==> flow/design.v (excerpt) <==
module top_level(f1,f2,p,in_1,in_2,out,clk,clk2);
input [7:0]in_1, in_2;
input clk;
input clk2;
input [15:0]p;   
input [15:0]f1,f2;  
output [15:0]out;
wire [15:0]a,b;
wire [15:0]r1,r2,r3,r4,r5;
convert inst_1(.float(a), .int8(in_1), .clk(clk));  
convert inst_2(.float(b), .int8(in_2), .clk(clk));
mult inst_3(.B(f1), .C(r1), .A(a), .clk(clk));   
mult inst_4(.B(f2), .C(r2), .A(b), .clk(clk));
main_adder inst_5 (.AA(r1), .BB(r2),.clk(clk), .R_add(r3)); 
mux inst_6(.in1(r4), .in2(p), .sel(clk2), .out(r5));  
main_adder inst_7 (.AA(r3), .BB(r5),.clk(clk), .R_add(r4));  
assign out=r4;
endmodule
Size: ~2800 cells after synthesis, ~20000 um^2 of cells after synthesis.
==> flow/config.mk <==
export PLATFORM = sky130hd
export DESIGN_NAME = top_level
export DESIGN_NICKNAME = top_level
export VERILOG_FILES = /design/flow/design.v
export SDC_FILE = /design/flow/constraint.sdc
export NUM_CORES = 4
export LEC_CHECK = 0
export ABC_AREA = 1
export CAP_MARGIN = 20
export CORE_ASPECT_RATIO = 0.5
export CORE_MARGIN = 9
export CORE_UTILIZATION = 58
export CTS_CLUSTER_DIAMETER = 55
export MAX_ROUTING_LAYER = met5
export MIN_ROUTING_LAYER = met1
export PLACE_DENSITY_LB_ADDON = 0.0
export SETUP_SLACK_MARGIN = -1.91
export SLEW_MARGIN = 20
==> flow/constraint.sdc <==
create_clock -name core_clock -period 20.0 [get_ports {clk}]
set_input_delay 4.0000 -clock core_clock [delete_from_list [all_inputs] [get_ports {clk}]]
set_output_delay 4.0000 -clock core_clock [all_outputs]
set_load 0.01 [all_outputs]
run.sh (not shown) runs the stock make flow with config.mk's settings and CLKGATE_MAP_FILE=.
The baseline finished with timing, DRC and antenna clean.
==> next run, changes <==
Settings changed: CORE_ASPECT_RATIO 0.5 to 1.81, CORE_UTILIZATION 58 to 66, CTS_CLUSTER_DIAMETER 55 to 96.
Setup slack improves by 33 ps. Wire length goes up by about 9%. Synthesized cell count does not change.
==> next run, changes <==
Settings changed: CORE_ASPECT_RATIO 1.81 to 0.88, CORE_MARGIN 9 to 2, CORE_UTILIZATION 66 to 72, CTS_CLUSTER_SIZE set to 36, PLACE_DENSITY set to 0.67, PLACE_DENSITY_LB_ADDON 0.0 to unset, SETUP_SLACK_MARGIN -1.91 to unset.
Clock period 20.0 ns to 11.4 ns, I/O delays scaled along.
Outcome: The changed run ran to the end with violations: setup timing. Core utilization grows by 11 points. Final cell count went up by 1.7%. Register-to-register slack loses 3400 ps. Clock skew rose by 34 ps. Setup slack got worse by 3400 ps. Cell area grows by 5.1%. Critical path depth stays the same. Die area came out lower by 22%.

top_level again, from the RTL that the note above started with.
Settings: LEC_CHECK=0, ABC_AREA=0, CAP_MARGIN=20, CELL_PAD_IN_SITES_DETAIL_PLACEMENT=2, CELL_PAD_IN_SITES_GLOBAL_PLACEMENT=1, CORE_ASPECT_RATIO=1.81, CORE_MARGIN=9, CORE_UTILIZATION=53, CTS_CLUSTER_DIAMETER=96, CTS_CLUSTER_SIZE=28, GPL_TIMING_DRIVEN=1, MAX_ROUTING_LAYER=met4, MIN_ROUTING_LAYER=met2, PLACE_DENSITY_LB_ADDON=0.1, SLEW_MARGIN=35; clock period 11.0 ns.
The starting point failed in detailed placement (3_5_place_dp), error DPL-0033.
Change:
Settings changed: ABC_AREA 0 to 1, CELL_PAD_IN_SITES_GLOBAL_PLACEMENT 1 to 3, CORE_UTILIZATION 53 to 68, GPL_TIMING_DRIVEN 1 to 0, MAX_ROUTING_LAYER met4 to met5.
The new run did not get past global placement without I/O (3_1_place_gp_skip_io) with FLW-0024.
Synthesized cell count grows by about 12%.
Area after synthesis goes down by 4.6%.
Die area is lower by 24%.

top_level again, from the RTL that the note above started with.
clock: 7.17 ns
lec_check: 0
abc_area: 1
cap_margin: 20
core_margin: 2
core_utilization: 72
cts_cluster_diameter: 199
cts_cluster_size: 14
place_density: 0.42
setup_slack_margin: -0.22
slew_margin: 40
The baseline ended with an error in global routing, error GRT-0232.
Then changed:
Settings changed: CTS_CLUSTER_DIAMETER 199 to unset, CTS_CLUSTER_SIZE 14 to unset, PLACE_DENSITY 0.42 to unset, PLACE_DENSITY_LB_ADDON set to 0.28, SETUP_SLACK_MARGIN -0.22 to unset, SLEW_MARGIN 40 to 20.
Clock period 7.17 ns to 10.6 ns, I/O delays scaled along.
After rerunning: The changed run reached the layout checks and failed them: negative setup slack; die area does not change; synthesized cell count stays the same; synthesized area stays the same.
Then changed:
Settings changed: CTS_CLUSTER_DIAMETER set to 343, CTS_CLUSTER_SIZE set to 96, PLACE_DENSITY_LB_ADDON 0.28 to unset, TNS_END_PERCENT set to 5.
Clock period 10.6 ns to 7.4 ns, I/O delays scaled along.
Result: The changed run completed and failed the layout checks on negative setup slack; global-route usage goes up by 10 points; worst hold slack gains 0.0047 ns; clock-buffer cell count stays the same.
Then changed:
Settings changed: ABC_AREA 1 to unset, CORE_UTILIZATION 72 to 24, CTS_CLUSTER_DIAMETER 343 to unset, CTS_CLUSTER_SIZE 96 to unset, TNS_END_PERCENT 5 to unset.
Clock period 7.4 ns to 18.2 ns, I/O delays scaled along.
Effect:
- This time the run ran to the end with no violations
- worst hold slack is better by 0.052 ns
- clock-buffer cell count goes up by 2
- routed wire length goes down by a quarter to a third
- via count goes down by a quarter to a third
Then changed:
Settings changed: CORE_UTILIZATION 24 to 72, CTS_CLUSTER_SIZE set to 46, PLACE_DENSITY_LB_ADDON set to 0.29, SETUP_SLACK_MARGIN set to 2.43.
Clock period 18.2 ns to 9.38 ns, I/O delays scaled along.
The changed run never finished: it broke off in global routing (GRT-0232); synthesized area does not change; synthesized cell count is unchanged; die size falls by well over a third.

JK:
Starting RTL as in the previous note.
## top_level
module top_level(f1,f2,p,in_1,in_2,out,clk,clk2);
input [7:0]in_1, in_2;
input clk;
input clk2;
input [15:0]p;   
input [15:0]f1,f2;  
output [15:0]out;
wire [15:0]a,b;
wire [15:0]r1,r2,r3,r4,r5;
convert inst_1(.float(a), .int8(in_1), .clk(clk));  
convert inst_2(.float(b), .int8(in_2), .clk(clk));
mult inst_3(.B(f1), .C(r1), .A(a), .clk(clk));   
mult inst_4(.B(f2), .C(r2), .A(b), .clk(clk));
main_adder inst_5 (.AA(r1), .BB(r2),.clk(clk), .R_add(r3)); 
mux inst_6(.in1(r4), .in2(p), .sel(clk2), .out(r5));  
main_adder inst_7 (.AA(r3), .BB(r5),.clk(clk), .R_add(r4));  
assign out=r4;
endmodule
export LEC_CHECK = 0
export ABC_AREA = 1
export CAP_MARGIN = 25
export CELL_PAD_IN_SITES_DETAIL_PLACEMENT = 0
export CORE_MARGIN = 5
export CORE_UTILIZATION = 40
export CTS_CLUSTER_DIAMETER = 319
export CTS_CLUSTER_SIZE = 10
export HOLD_SLACK_MARGIN = 0.25
export MIN_ROUTING_LAYER = met1
export PLACE_DENSITY_LB_ADDON = 0.02
export SLEW_MARGIN = 10
export TNS_END_PERCENT = 85
create_clock -name core_clock -period 15.8 [get_ports {clk}]
JK went all the way through the flow, and no timing, DRC or antenna check failed.
[inputs] MS vs JK
# JK
export LEC_CHECK = 0
export ABC_AREA = 1
export CAP_MARGIN = 25
export CELL_PAD_IN_SITES_DETAIL_PLACEMENT = 0
export CORE_MARGIN = 5
export CORE_UTILIZATION = 40
export CTS_CLUSTER_DIAMETER = 319
export CTS_CLUSTER_SIZE = 10
export HOLD_SLACK_MARGIN = 0.25
export MIN_ROUTING_LAYER = met1
export PLACE_DENSITY_LB_ADDON = 0.02
export SLEW_MARGIN = 10
export TNS_END_PERCENT = 85
create_clock -name core_clock -period 15.8 [get_ports {clk}]
# MS
export LEC_CHECK = 0
export CAP_MARGIN = 20
export CORE_MARGIN = 2
export CORE_UTILIZATION = 40
export SLEW_MARGIN = 20
create_clock -name core_clock -period 13.3 [get_ports {clk}]
## What came out
Summary of MS over JK: count of plain and timing-repair buffers in the layout now larger; via count of the first global-routing pass climbed 677; setup slack -700 ps.
Clock-buffer cell count: MS higher than JK
Higher critical path depth was reported by JK, not MS.
## Diff of input files: AL against MS
# MS
export LEC_CHECK = 0
export CAP_MARGIN = 20
export CORE_MARGIN = 2
export CORE_UTILIZATION = 40
export SLEW_MARGIN = 20
create_clock -name core_clock -period 13.3 [get_ports {clk}]
# AL
export LEC_CHECK = 0
export CAP_MARGIN = 20
export CELL_PAD_IN_SITES_DETAIL_PLACEMENT = 2
export CORE_MARGIN = 2
export CORE_UTILIZATION = 40
export MIN_ROUTING_LAYER = met2
export SLEW_MARGIN = 20
export TNS_END_PERCENT = 85
create_clock -name core_clock -period 13.5 [get_ports {clk}]
--- outcome ---
As the logs show, AL stopped at global routing after a tool error, so it never reached the end of the flow.
From MS to AL, number of placement rows did not move at all.
Reported for AL and MS, TritonCTS sink count turned out identical to the last digit.
| worst setup slack before clock tree synthesis | AL vs MS | worse |
Sum of net half-perimeters after detailed placement: AL vs MS up about 50%
Taking MS as the reference point, the number of gates resized after cts of AL rises by 64.
MS and AL ended up with roughly the same total die area.
Reported for AL and MS, area fraction in mux cells turned out identical to the last digit.
Looking only at global placer's final weighted congestion, and setting everything else aside, the lower value of AL and MS goes to MS.
AL -> MS: post-synth area from yosys stat delta 0, exact match
Status: number of instances in the placed design parity (MS, AL)
AL and MS ended up with nearly the same post-placement cell area.
Edits applied to the flow inputs when going from AL to TR:
# AL
export LEC_CHECK = 0
export CAP_MARGIN = 20
export CELL_PAD_IN_SITES_DETAIL_PLACEMENT = 2
export CORE_MARGIN = 2
export CORE_UTILIZATION = 40
export MIN_ROUTING_LAYER = met2
export SLEW_MARGIN = 20
export TNS_END_PERCENT = 85
create_clock -name core_clock -period 13.5 [get_ports {clk}]
# TR
export LEC_CHECK = 0
export CAP_MARGIN = 20
export CORE_MARGIN = 2
export CORE_UTILIZATION = 72
export PLACE_DENSITY = 0.66
export SLEW_MARGIN = 20
create_clock -name core_clock -period 10.2 [get_ports {clk}]
- Not one of AL and TR finished clean.
- Against AL, cell area after placement in TR rose slightly.
- Delta (TR minus AL): number of cells in the design after placement has decreased; worst setup timing slack at the placement stage has decreased.
- Summary of TR over AL: top-level port count was more or less identical; count of cells resized by post-cts repair climbed 24; count of library flops with an enable pin level; floorplan die area decreased about 44%; core area down 0.023 mm^2.
